==> flow/design.v (excerpt) <==
module LED_flow(
  input      i_clk,                     
  input      i_rst_n,                   
  input      pause,                     
  output reg [6:0] keyboard_val,        
  output reg [7:0] keyboard             
 );
Size: ~3800 cells after synthesis, ~48 flip-flops, roughly 18 I/O pins.
Settings: LEC_CHECK=0, CAP_MARGIN=20, CORE_MARGIN=2, CORE_UTILIZATION=30, CTS_CLUSTER_DIAMETER=261, CTS_CLUSTER_SIZE=98, PLACE_DENSITY=0.6, SLEW_MARGIN=20; clock period 25.0 ns.
run.sh (not shown) runs the stock make flow with config.mk's settings and CLKGATE_MAP_FILE=.
Edit:
CORE_UTILIZATION = 64   (was 30)
CTS_CLUSTER_DIAMETER = not set   (was 261)
CTS_CLUSTER_SIZE = not set   (was 98)
clock period = 36.1 ns   (was 25.0 ns; I/O delays follow)
The new run completed without violations.
Cell area goes down by a few percent.
Global-route usage rose by 21 points.
Setup slack improves by 6.5 ns.
Utilization climbs by 33 points.
Synthesized area does not change.
Routed wire length grows by a few percent.
Edit:
CORE_UTILIZATION = 28   (was 64)
clock period = 24.3 ns   (was 36.1 ns; I/O delays follow)
Result: Via count came out lower by 4.0%. Routed wire length is lower by 0.51%.
Edit:
CORE_UTILIZATION = 56   (was 28)
PLACE_DENSITY = not set   (was 0.6)
SETUP_SLACK_MARGIN = 3.9   (was not set)
clock period = 13.5 ns   (was 24.3 ns; I/O delays follow)
Result:
- This time the run ran to the end with violations: negative setup slack
- area after synthesis stays the same
- clock-buffer cell count increases by 1
- sequential cell count is unchanged
- wire length increases by well over a third
- worst setup slack is worse by 11 ns
- cell area came out higher by well over a third
- die area goes down by well over a third
- critical path depth increases by 13
Edit:
ABC_AREA = 1   (was not set)
CORE_UTILIZATION = 72   (was 56)
CTS_CLUSTER_SIZE = 96   (was not set)
PLACE_DENSITY = 0.6   (was not set)
SETUP_SLACK_MARGIN = not set   (was 3.9)
clock period = 32.8 ns   (was 13.5 ns; I/O delays follow)
What happened: The new run reached the layout checks and failed them: negative setup slack; non-clock buffer count decreases by 1196; utilization drops by 4.6 points; clock skew falls by 0.0081 ns; wire length is lower by well over a third; count of clock-buffer cells in the layout drops by 1.

LED_flow again, from the RTL that the note above started with.
Settings: LEC_CHECK=0, ABC_AREA=0, CAP_MARGIN=15, CORE_MARGIN=3, CORE_UTILIZATION=61, CTS_CLUSTER_SIZE=21, GPL_ROUTABILITY_DRIVEN=0, HOLD_SLACK_MARGIN=0.07, MIN_ROUTING_LAYER=met2, PLACE_DENSITY_LB_ADDON=0.08, SETUP_SLACK_MARGIN=5.0, SLEW_MARGIN=15, TNS_END_PERCENT=60; clock period 19.8 ns.
The first run never finished: it broke off in global routing (5_1_grt).
Next try:
- ABC_AREA: 0 -> not set
- CAP_MARGIN: 15 -> 20
- CORE_MARGIN: 3 -> 2
- CORE_UTILIZATION: 61 -> 40
- CTS_CLUSTER_SIZE: 21 -> not set
- GPL_ROUTABILITY_DRIVEN: 0 -> not set
- HOLD_SLACK_MARGIN: 0.07 -> not set
- MIN_ROUTING_LAYER: met2 -> not set
- PLACE_DENSITY: not set -> 0.6
- PLACE_DENSITY_LB_ADDON: 0.08 -> not set
- SETUP_SLACK_MARGIN: 5.0 -> not set
- SLEW_MARGIN: 15 -> 20
- TNS_END_PERCENT: 60 -> not set
- clock period: 19.8 -> 24.3 ns (I/O delays scaled with it)
The new run produced a clean layout.
Synthesized cell count does not change.
Synthesized area stays the same.
Die area rises by 48%.
Next try:
- CORE_UTILIZATION: 40 -> 65
- TNS_END_PERCENT: not set -> 5
- clock period: 24.3 -> 19.4 ns (I/O delays scaled with it)
Outcome:
- This time the run ran to the end with violations: setup timing
- critical path depth rose by 6
- register-to-register slack got worse by 2.5 ns

Starting RTL as in the previous note.
Settings: LEC_CHECK=0, CAP_MARGIN=20, CORE_MARGIN=3, CORE_UTILIZATION=40, SETUP_SLACK_MARGIN=0.28, SLEW_MARGIN=20; clock period 25.0 ns.
Rerun with:
- CELL_PAD_IN_SITES_DETAIL_PLACEMENT: default -> 1
- CELL_PAD_IN_SITES_GLOBAL_PLACEMENT: default -> 2
- CORE_ASPECT_RATIO: default -> 0.5
- CORE_MARGIN: 3 -> 2
- CORE_UTILIZATION: 40 -> 17
- CTS_CLUSTER_DIAMETER: default -> 252
- CTS_CLUSTER_SIZE: default -> 98
- PLACE_DENSITY_LB_ADDON: default -> 0.04
- SETUP_SLACK_MARGIN: 0.28 -> default
- TNS_END_PERCENT: default -> 10
The new run completed without violations.
Critical path depth goes up by 1.
Non-clock buffer count rises by 112.
Sequential cell count is unchanged.
Rerun with:
- CORE_UTILIZATION: 17 -> 33
- HOLD_SLACK_MARGIN: default -> 0.22
What happened: Non-clock buffer count is lower by 83; die size fell by well over a third; wire length falls by about a fifth; worst setup slack gets worse by 0.16 ns; cell area decreases by a few percent; sequential share of layout area rose by 0.19 points.
Rerun with:
- CELL_PAD_IN_SITES_DETAIL_PLACEMENT: 1 -> default
- CELL_PAD_IN_SITES_GLOBAL_PLACEMENT: 2 -> default
- CORE_ASPECT_RATIO: 0.5 -> default
- CORE_UTILIZATION: 33 -> 40
- CTS_CLUSTER_DIAMETER: 252 -> 248
- HOLD_SLACK_MARGIN: 0.22 -> default
- PLACE_DENSITY_LB_ADDON: 0.04 -> 0.08
After rerunning:
- register-to-register slack gets better by 0.30 ns
- cell area decreases by a few percent
- clock-buffer cell count is unchanged
- routed wire length decreases by about a fifth
- via count decreases slightly
- non-clock buffer count decreases by 32
- critical path depth increases by 1
- global-route usage increases by 0.81 points

== oak ==
Starting RTL as in the previous note.
Settings: LEC_CHECK=0, ABC_AREA=1, CAP_MARGIN=25, CELL_PAD_IN_SITES_DETAIL_PLACEMENT=2, CELL_PAD_IN_SITES_GLOBAL_PLACEMENT=2, CORE_MARGIN=9, CORE_UTILIZATION=42, CTS_CLUSTER_DIAMETER=61, MAX_ROUTING_LAYER=met5, MIN_ROUTING_LAYER=met2, SETUP_SLACK_MARGIN=5.0, SLEW_MARGIN=20, TNS_END_PERCENT=95; clock period 30.9 ns.
oak did not finish; the tool stopped in detailed placement with error DPL-0033.
What pine does differently from oak at the input level:
Settings: a change of CAP_MARGIN from 25 to 20; a deleted CELL_PAD_IN_SITES_GLOBAL_PLACEMENT that had been 2; a deleted TNS_END_PERCENT that had been 95; a deleted CELL_PAD_IN_SITES_DETAIL_PLACEMENT that had been 2; a deleted SETUP_SLACK_MARGIN that had been 5.0; a deleted MIN_ROUTING_LAYER that had been met2; a deleted CTS_CLUSTER_DIAMETER that had been 61; a change of CORE_UTILIZATION from 42 to 70; a change of CORE_MARGIN from 9 to 2; a deleted MAX_ROUTING_LAYER that had been met5; an added PLACE_DENSITY of 0.6; a change of the clock period (ns, I/O delays scaled along) from 30.9 to 11.6.
Notes after the runs:
Status: pine FAILED at detailed placement (tool error). Width of the die for pine: about 26% down relative to oak. Weighted congestion at the end of routability-driven global placement, oak and pine: lower on oak. Comparing oak against pine, there is no change at all in chip area from the yosys synthesis statistics. Compared with oak, in pine arithmetic-cell share of the synthesized area counting full adders, half adders and majority gates saw little to no change, xor/xnor cell area share of the yosys netlist saw little to no change. Summary of pine over oak: starting density of the core now sits higher; core region area now sits lower. Summary of pine over oak: post-synth design cell area stayed essentially flat, floorplan die height fell by 26%, number of core rows fell by about 22%, post-synthesis cell count from yosys stayed essentially flat.
Inputs modified between pine and birch:
Settings: SETUP_SLACK_MARGIN newly set to 3.95; ABC_AREA removed (was 1); PLACE_DENSITY removed (was 0.6); CORE_UTILIZATION changed from 70 to 56; the clock period (ns, I/O delays scaled along) changed from 11.6 to 13.5.
[summary]
FAIL for each of pine and birch. Although it ran to completion, birch produced a layout that fails the final checks because of negative setup slack. For width of the die, dividing the value from pine by the value from birch gives 0.899. Of pine and birch, the lower post-synthesis average cell area belongs to pine. As far as number of primary I/O pins goes, birch and pine are indistinguishable; the numbers are identical. birch vs pine: synthesized cell count down. The lower mux cell area share after synthesis came out of pine. birch vs pine: area figure in the yosys stat output down slightly. birch against pine: number of standard cells reported by yosys went down 676, xor/xnor cell area share of the yosys netlist went up 4.3 points. Between pine and birch, the flow reports die area increasing by more than 10%.
The inputs of maple differ from those of birch as listed below.
Settings: PLACE_DENSITY now 0.6, previously not set; SETUP_SLACK_MARGIN now 3.7, was 3.95; TNS_END_PERCENT now 5, previously not set; CORE_UTILIZATION now 65, was 56.
birch → maple: floorplan utilization climbed 9.5 points; buffers inserted during post-CTS setup optimization -77%.
As far as sink count of the clock tree goes, maple and birch are indistinguishable; the numbers are identical.
maple ended up with a lower number of placed cells counting well taps than birch did.
maple: GRT-0116 in global routing -> run aborted
birch -> maple: post-synthesis async set-or-reset flop share delta 0, exact match
Changes in cedar relative to maple:
Settings: PLACE_DENSITY no longer set, was 0.6; TNS_END_PERCENT no longer set, was 5; SETUP_SLACK_MARGIN no longer set, was 3.7; CORE_UTILIZATION now 64, was 65.
[summary]
cedar did not finish; a tool error ended it in clock tree synthesis.
When the final numbers for maple and cedar were put side by side, the standard cell core area turned out to be smaller in maple.
Post-detailed-placement cell area on cedar is up relative to maple.
Between maple and cedar, the yosys-reported design area after synthesis figures differ only marginally.
Adder and majority cell fraction of the synthesized area: cedar vs maple — no meaningful difference
Summary of the comparison: floorplan-stage core utilization is lower in cedar, relative to maple.
Against maple, cedar comes in 820 ps higher on pre-CTS worst setup slack.
Die span in x of cedar exceeds that of maple slightly.
Between cedar and maple, the number of cells after detailed placement figures differ only marginally.
In the floorplan summary, cedar is listed with a die area greater than that of maple.
